// Wienerfilter
module Wienerfilter#(
    parameter WIDTH    = 16,
    parameter COL_NUM  = 128, 
    parameter ROW_NUM  = 2,
    localparam ADDR_DEP  =  COL_NUM * ROW_NUM,
    localparam ADDR_WID  =  $clog2(ADDR_DEP) + 'd1,
    localparam Serial_COL  =  $clog2(COL_NUM) + 'd1,
    localparam Serial_ROW  =  $clog2(ROW_NUM) + 'd1
)
(
input clk,
input rst,
input start,
input [ADDR_WID-1:0]wr_addr,
input ram_wr_en,
input [WIDTH-1:0]ram_data_in,
input  wire[7:0]rd_wiener,
input [1:0]rd_bank,
input      rd_para,
input [Serial_COL-1:0]wr_data_addr,
input ram_wr_data_en,
input [WIDTH-1:0]ram_data_wr_in,
output [WIDTH*2-1:0]DSP_ADD_DATA_o,
output reg[WIDTH*4-1:0]Wiener_data,
output reg Wiener_data_v,
output finish_cal_o,
output wire [WIDTH/2-1:0]ram_data_out_o,
output data_wr_v_o
) ;
localparam INIT      = 0,
           START     = 1, 
           READ_DATA = 2,
           WAIT_READ = 3,
           MULT_CAL  = 4,
           WAIT_CAL  = 5,
           ADD_CAL   = 6,
           DET       = 7, 
           FINISH    = 8;
reg [6:0]STATE;
reg [Serial_COL - 1:0 ]COL_cnt;
reg [Serial_ROW - 1:0 ]ROW_cnt;
reg [ADDR_WID-1:0]rd_ad_para;
reg [ADDR_WID-1:0]rd_addr;
always@(*) begin 
  rd_ad_para = rd_para? {rd_bank,rd_wiener[5:0]}:rd_addr;
end
wire [WIDTH/2-1:0]ram_data_out;
assign ram_data_out_o=ram_data_out;
wire [WIDTH-1:0]ram_data_data_out;
pmi_ram_dp
#(
  .pmi_wr_addr_depth    (ADDR_DEP ),  
  .pmi_wr_addr_width    (ADDR_WID ),  
  .pmi_wr_data_width    (WIDTH/2 ),  
  .pmi_rd_addr_depth    (ADDR_DEP ),  
  .pmi_rd_addr_width    (ADDR_WID ),  
  .pmi_rd_data_width    (WIDTH/2 ),  
  .pmi_regmode          ( "reg" ),  
  .pmi_resetmode        ("async" ),  
  .pmi_family           ("common" )   
) pmi_ram_dp_inst (
  .Data      (ram_data_in ),   
  .WrAddress (wr_addr ),   
  .RdAddress (rd_ad_para), 
  .WrClock   (clk   ),   
  .RdClock   (clk   ),   
  .WrClockEn (1 ),   
  .RdClockEn (1 ),   
  .WE        (ram_wr_en), 
  .Reset     (rst),   
  .Q         (ram_data_out )    
);
For scale: ~7500 cells after synthesis, ~4400 flip-flops, ~170000 sq um of cells after synthesis.
clock: 2.91 ns
lec_check: 0
cap_margin: 25
cell_pad_in_sites_global_placement: 0
core_margin: 2
core_utilization: 72
cts_cluster_size: 25
gpl_routability_driven: 0
hold_slack_margin: -0.01
place_density_lb_addon: 0.0
setup_slack_margin: -0.28
slew_margin: 20
tns_end_percent: 50
run.sh (not shown) runs the stock make flow with config.mk's settings and CLKGATE_MAP_FILE=.
The first run ran to the end with violations: setup timing.
Rerun with:
--- a/flow/config.mk
+++ b/flow/config.mk
@@ -8,6 +8,5 @@
 export CAP_MARGIN = 25
-export CELL_PAD_IN_SITES_GLOBAL_PLACEMENT = 0
+export CELL_PAD_IN_SITES_GLOBAL_PLACEMENT = 1
 export CORE_MARGIN = 2
-export CORE_UTILIZATION = 72
-export CTS_CLUSTER_SIZE = 25
+export CORE_UTILIZATION = 63
 export GPL_ROUTABILITY_DRIVEN = 0
@@ -15,3 +14,3 @@
 export PLACE_DENSITY_LB_ADDON = 0.0
-export SETUP_SLACK_MARGIN = -0.28
+export SETUP_SLACK_MARGIN = 0.32
 export SLEW_MARGIN = 20
==> flow/constraint.sdc (replaced) <==
create_clock -name core_clock -period 4.11 [get_ports {clk}]
set_input_delay 0.8220 -clock core_clock [delete_from_list [all_inputs] [get_ports {clk}]]
set_output_delay 0.8220 -clock core_clock [all_outputs]
set_load 0.01 [all_outputs]
Result:
- The changed run reached the layout checks and failed them: setup timing
- sequential share of layout area came out higher by 1.5 points
- worst hold slack gets better by 0.21 ns
- wire length came out lower by 29%
- cell area came out lower by 2.3%
- die size came out higher by 14%
- sequential power came out lower by 29%
- setup slack gets better by 1.5 ns
- combinational power came out lower by 40%
Rerun with:
--- a/flow/config.mk
+++ b/flow/config.mk
@@ -8,5 +8,6 @@
 export CAP_MARGIN = 25
-export CELL_PAD_IN_SITES_GLOBAL_PLACEMENT = 1
+export CELL_PAD_IN_SITES_GLOBAL_PLACEMENT = 0
 export CORE_MARGIN = 2
-export CORE_UTILIZATION = 63
+export CORE_UTILIZATION = 72
+export CTS_CLUSTER_SIZE = 55
 export GPL_ROUTABILITY_DRIVEN = 0
@@ -14,3 +15,3 @@
 export PLACE_DENSITY_LB_ADDON = 0.0
-export SETUP_SLACK_MARGIN = 0.32
+export SETUP_SLACK_MARGIN = 0.73
 export SLEW_MARGIN = 20
==> flow/constraint.sdc (replaced) <==
create_clock -name core_clock -period 2.9 [get_ports {clk}]
set_input_delay 0.5800 -clock core_clock [delete_from_list [all_inputs] [get_ports {clk}]]
set_output_delay 0.5800 -clock core_clock [all_outputs]
set_load 0.01 [all_outputs]
This time the run never finished: it broke off in clock tree synthesis. Synthesized area stays the same. Synthesized cell count stays the same. Die size fell by 12%.
Rerun with:
==> flow/config.mk (replaced) <==
export PLATFORM = sky130hd
export DESIGN_NAME = Wienerfilter
export DESIGN_NICKNAME = Wienerfilter
export VERILOG_FILES = /design/flow/design.v
export SDC_FILE = /design/flow/constraint.sdc
export NUM_CORES = 4
export LEC_CHECK = 0
export CAP_MARGIN = 20
export CORE_MARGIN = 2
export CORE_UTILIZATION = 14
export SLEW_MARGIN = 20
==> flow/constraint.sdc (replaced) <==
create_clock -name core_clock -period 6.36 [get_ports {clk}]
set_input_delay 1.2720 -clock core_clock [delete_from_list [all_inputs] [get_ports {clk}]]
set_output_delay 1.2720 -clock core_clock [all_outputs]
set_load 0.01 [all_outputs]
Result: The changed run finished but fails on antenna rules. Die area came out higher to 5.1 times its value. Synthesized area does not change. Synthesized cell count stays the same.
Power is estimated from default activity; no workload was simulated.
